==> run R <==
==> flow/design.v <==
module sync_fifo (
    input  wire        clk,
    input  wire        reset,
    input  wire        FIFO_WR_EN,
    input  wire        FIFO_RD_EN,
    input  wire [31:0] write_data,
    output reg  [31:0] read_data,
    output wire        FIFO_FULL,
    output wire        FIFO_EMPTY
);
    localparam DEPTH      = 16;
    localparam ADDR_WIDTH = 4;            
    localparam PTR_WIDTH  = ADDR_WIDTH + 1;  
    reg [31:0] mem [0:DEPTH-1];
    reg [PTR_WIDTH-1:0] wr_ptr;    
    reg [PTR_WIDTH-1:0] rd_ptr;
    wire [ADDR_WIDTH-1:0] wr_addr = wr_ptr[ADDR_WIDTH-1:0];
    wire [ADDR_WIDTH-1:0] rd_addr = rd_ptr[ADDR_WIDTH-1:0];
    assign FIFO_EMPTY = (wr_ptr == rd_ptr);
    assign FIFO_FULL =
        (wr_addr == rd_addr) && (wr_ptr[PTR_WIDTH-1] != rd_ptr[PTR_WIDTH-1]);
    always @(posedge clk or posedge reset) begin
        if (reset) begin
            wr_ptr <= 0;
        end else begin
            if (FIFO_WR_EN && !FIFO_FULL) begin
                mem[wr_addr] <= write_data;
                wr_ptr <= wr_ptr + 1;        
            end
        end
    end
    always @(posedge clk or posedge reset) begin
        if (reset) begin
            rd_ptr <= 0;
            read_data <= 0;
        end else begin
            if (FIFO_RD_EN && !FIFO_EMPTY) begin
                read_data <= mem[rd_addr];
                rd_ptr <= rd_ptr + 1;        
            end
        end
    end
endmodule
`timescale 1ns / 1ps
module dma_controller(
    input wire clk,
    input wire reset,
    input wire trigger,
    input wire [4:0] length,
    input wire [31:0] source_address,
    input wire [31:0] destination_add,
    input wire ARREADY,
    input wire [31:0] RDATA,
    input wire RVALID,
    input wire AWREADY,
    input wire WREADY,
    input wire BVALID,
    output reg done,
    output reg [31:0] ARADDR,
    output reg ARVALID,
    output reg RREADY,
    output reg [31:0] AWADDR,
    output reg AWVALID,
    output reg [31:0] WDATA,
    output reg WVALID,
    output reg BREADY
);
    localparam READ_IDLE = 2'b00;
    localparam READ_INIT = 2'b01;
    localparam READ_WAIT = 2'b10;
    localparam READ_DATA = 2'b11;
    localparam WRITE_IDLE = 3'b000;
    localparam WRITE_WAIT = 3'b001;
    localparam WRITE_DATA = 3'b010;
    localparam WRITE_AW_HANDSHAKE = 3'b011;
    localparam WRITE_W_HANDSHAKE = 3'b100;
    localparam WRITE_RESP = 3'b101;
    localparam WRITE_STALL = 3'b110;
    reg [1:0] read_state;
    reg [2:0] write_state;
    reg [4:0] read_count, write_count;
    reg [31:0] current_read_addr, current_write_addr;
    reg [2:0] xfer_words;    
    reg fifo_write_en, fifo_read_en;
    wire fifo_full, fifo_empty;
    wire [31:0] fifo_read_data;
    reg [31:0] fifo_write_data;
    wire read_done, write_done;
    sync_fifo fifo (
        .clk(clk),
        .reset(reset),
        .FIFO_RD_EN(fifo_read_en),
        .FIFO_WR_EN(fifo_write_en),
        .write_data(fifo_write_data),
        .read_data(fifo_read_data),
        .FIFO_FULL(fifo_full),
        .FIFO_EMPTY(fifo_empty)
    );
    assign read_done = (read_count == xfer_words) && !(xfer_words == 0);
    assign write_done = (write_count == xfer_words) && !(xfer_words == 0);
    always @(posedge clk or posedge reset) begin
        if (reset) begin
            done <= 0;
        end
        else if (read_state == READ_IDLE && trigger) begin
            done <= 0;
        end
        else begin
            done <= read_done && write_done;
        end
    end    
    always @(posedge clk or posedge reset) begin
        if (reset) begin
            read_state <= READ_IDLE;
            read_count <= 0;
            xfer_words <= 0;
            ARADDR <= 0;
            ARVALID <= 0;
            RREADY <= 1;
            fifo_write_en <= 0;
        end else begin
            case (read_state)
                READ_IDLE: begin
                    ARADDR <= 0;
                    ARVALID <= 0;
                    if (trigger) begin
                        read_count <= 0;
                        xfer_words <= length[4:2];
                        current_read_addr <= source_address;
                        read_state <= READ_INIT;
                    end    
                end
                READ_INIT: begin
                    fifo_write_en <= 0;
                    if (read_count == xfer_words) begin    
                        read_state <= READ_IDLE;
                    end
                    else if (!fifo_full) begin
                        ARADDR <= current_read_addr;
                        ARVALID <= 1;
                        read_state <= READ_WAIT;
                    end
                end
                READ_WAIT: begin
                    if (ARREADY && ARVALID) begin
                        ARVALID <= 0;
                        read_state <= READ_DATA;
                    end
                end
                READ_DATA: begin
                    if (RVALID && RREADY) begin
                        fifo_write_en <= 1;
                        fifo_write_data <= RDATA;
                        read_count <= read_count + 1;
                        current_read_addr <= current_read_addr + 4;                 
                        read_state <= READ_INIT;
                    end    
                end                      
                default: read_state <= READ_IDLE;
            endcase
        end
    end
    always @(posedge clk or posedge reset) begin
        if (reset) begin
            write_state <= WRITE_IDLE;
            write_count <= 0;
            AWADDR <= 32'b0;            
            WDATA <= 32'b0;            
            AWVALID <= 0;
            WVALID <= 0;
            BREADY <= 1;
            fifo_read_en <= 0;
        end 
        else begin
            case (write_state)
                WRITE_IDLE: begin
                    AWADDR <= 32'b0;
                    WDATA <= 32'b0;
                    AWVALID <= 0;
                    WVALID <= 0;
                    if(!fifo_empty) begin
                        write_count <= 0;
                        current_write_addr <= destination_add;
                        fifo_read_en <= 1;
                        write_state <= WRITE_WAIT;
                    end
                    else if (trigger && read_state == READ_IDLE) begin
                        write_count <= 0;
                    end
                end
                WRITE_WAIT: begin
                    fifo_read_en <= 0;
                    if (write_count == xfer_words) begin   
                        write_state <= WRITE_IDLE;
                    end    
                    else begin
                        write_state <= WRITE_DATA;
                    end
                end
                WRITE_DATA: begin
                        AWADDR <= current_write_addr;
                        AWVALID <= 1;
                        WDATA <= fifo_read_data;
                        WVALID <= 1;
                        write_state <= WRITE_AW_HANDSHAKE;
                end
                WRITE_AW_HANDSHAKE: begin
                    if(AWVALID && AWREADY) begin
                        AWVALID <= 0;
                        write_state <= WRITE_W_HANDSHAKE;
                    end
                end
                WRITE_W_HANDSHAKE: begin
                    if(WVALID && WREADY) begin
                        WVALID <= 0;
                        write_state <= WRITE_RESP;
                    end
                end
                WRITE_RESP: begin
                    if(BVALID && BREADY) begin
                        write_count <= write_count + 1;
                        current_write_addr <= current_write_addr + 4;
                        if (!fifo_empty) begin
                            fifo_read_en <= 1;
                            write_state <= WRITE_WAIT;
                        end
                        else begin
                            write_state <= WRITE_STALL;
                        end
                    end
                end
                WRITE_STALL: begin
                    if (write_count == xfer_words) begin
                        write_state <= WRITE_IDLE;
                    end
                    else if (!fifo_empty) begin
                        fifo_read_en <= 1;
                        write_state <= WRITE_WAIT;
                    end
                end
                default: write_state <= WRITE_WAIT;
            endcase 
        end
    end
endmodule  
==> flow/run.sh <==
#!/bin/bash
# the make line also repeats each setting of config.mk as NAME=value (left out here)
make -C /OpenROAD-flow-scripts/flow DESIGN_CONFIG=/design/flow/config.mk WORK_HOME=/design/flow/orfs CLKGATE_MAP_FILE= finish
==> flow/config.mk <==
export PLATFORM = sky130hd
export DESIGN_NAME = dma_controller
export DESIGN_NICKNAME = dma_controller
export VERILOG_FILES = /design/flow/design.v
export SDC_FILE = /design/flow/constraint.sdc
export NUM_CORES = 4
export LEC_CHECK = 0
export ABC_AREA = 1
export CAP_MARGIN = 10
export CELL_PAD_IN_SITES_GLOBAL_PLACEMENT = 0
export CORE_ASPECT_RATIO = 1.04
export CORE_MARGIN = 8
export CORE_UTILIZATION = 28
export CTS_CLUSTER_SIZE = 33
export GPL_ROUTABILITY_DRIVEN = 1
export MAX_ROUTING_LAYER = met4
export MIN_ROUTING_LAYER = met1
export PLACE_DENSITY_LB_ADDON = 0.15
export SLEW_MARGIN = 25
export TNS_END_PERCENT = 100
==> flow/constraint.sdc <==
create_clock -name core_clock -period 1.69 [get_ports {clk}]
set_input_delay 0.3380 -clock core_clock [delete_from_list [all_inputs] [get_ports {clk}]]
set_output_delay 0.3380 -clock core_clock [all_outputs]
set_load 0.01 [all_outputs]
==> run M (differences from run R) <==
ABC_AREA = default   (was 1)
CAP_MARGIN = 20   (was 10)
CELL_PAD_IN_SITES_GLOBAL_PLACEMENT = default   (was 0)
CORE_ASPECT_RATIO = default   (was 1.04)
CORE_MARGIN = 2   (was 8)
CORE_UTILIZATION = 70   (was 28)
CTS_CLUSTER_SIZE = 40   (was 33)
GPL_ROUTABILITY_DRIVEN = default   (was 1)
MAX_ROUTING_LAYER = default   (was met4)
MIN_ROUTING_LAYER = default   (was met1)
PLACE_DENSITY_LB_ADDON = default   (was 0.15)
SETUP_SLACK_MARGIN = 0.6   (was default)
SLEW_MARGIN = 20   (was 25)
TNS_END_PERCENT = default   (was 100)
==> flow/constraint.sdc (replaced) <==
create_clock -name core_clock -period 2.08 [get_ports {clk}]
set_input_delay 0.4160 -clock core_clock [delete_from_list [all_inputs] [get_ports {clk}]]
set_output_delay 0.4160 -clock core_clock [all_outputs]
set_load 0.01 [all_outputs]
==> run F (differences from run R) <==
ABC_AREA = default   (was 1)
CELL_PAD_IN_SITES_GLOBAL_PLACEMENT = default   (was 0)
CORE_ASPECT_RATIO = default   (was 1.04)
CORE_MARGIN = 2   (was 8)
CORE_UTILIZATION = 72   (was 28)
CTS_CLUSTER_SIZE = 15   (was 33)
GPL_ROUTABILITY_DRIVEN = default   (was 1)
MAX_ROUTING_LAYER = default   (was met4)
MIN_ROUTING_LAYER = default   (was met1)
PLACE_DENSITY_LB_ADDON = default   (was 0.15)
SLEW_MARGIN = 20   (was 25)
TNS_END_PERCENT = default   (was 100)
==> flow/constraint.sdc (replaced) <==
create_clock -name core_clock -period 1.99 [get_ports {clk}]
set_input_delay 0.3980 -clock core_clock [delete_from_list [all_inputs] [get_ports {clk}]]
set_output_delay 0.3980 -clock core_clock [all_outputs]
set_load 0.01 [all_outputs]
==> qor summary <==
item	run F	run R	run M
Cell count in the Yosys report	2245	3314	2245
Setup TNS after final layout	-	-164.25 ns	-193.55 ns
Wire length on met1	-	54300 µm	37600 µm
Endpoint arrival time on the critical path	-	2.59 ns	3.60 ns
Most used standard cell by instance count after synthesis	edfxtp_1	nand2_1	edfxtp_1
Endpoint required time on the critical path	-	2.24 ns	2.59 ns
Power attributed to the clock group	-	19200 µW	14000 µW
Overall power consumption	-	72300 µW	56700 µW
Chip Area, Yosys	31200 µm²	33300 µm²	31200 µm²
Antenna viol nets, final	-	0	0
Post-route cell area	-	46400 µm²	41400 µm²
Power dissipated by switching net loads	-	25500 µW	21500 µW
Adder Share, Synth	0.482%	0.451%	0.482%
Number of buffers created by CTS	74	91	74
Portion of synthesized cell area occupied by the leading cell type	58.6%	54.8%	58.6%
Non-clock buffer instance count of the final layout	-	683	522
Detailed route wirelength on metal3	-	7180 µm	23800 µm
Outcome	did not finish	complete, but fails checks	complete, but fails checks
Stage where the flow stopped	global routing	-	-
Violated checks	-	setup timing	setup timing
Non-clock buffering overhead	-	17.0%	15.9%
Die x size	212 µm	354 µm	215 µm
Core Region	42900 µm²	118000 µm²	44100 µm²
Part of the power in registers	-	33.7%	34.4%
Netlist cell types	73	33	73
Power and IR drop assume default switching activity.
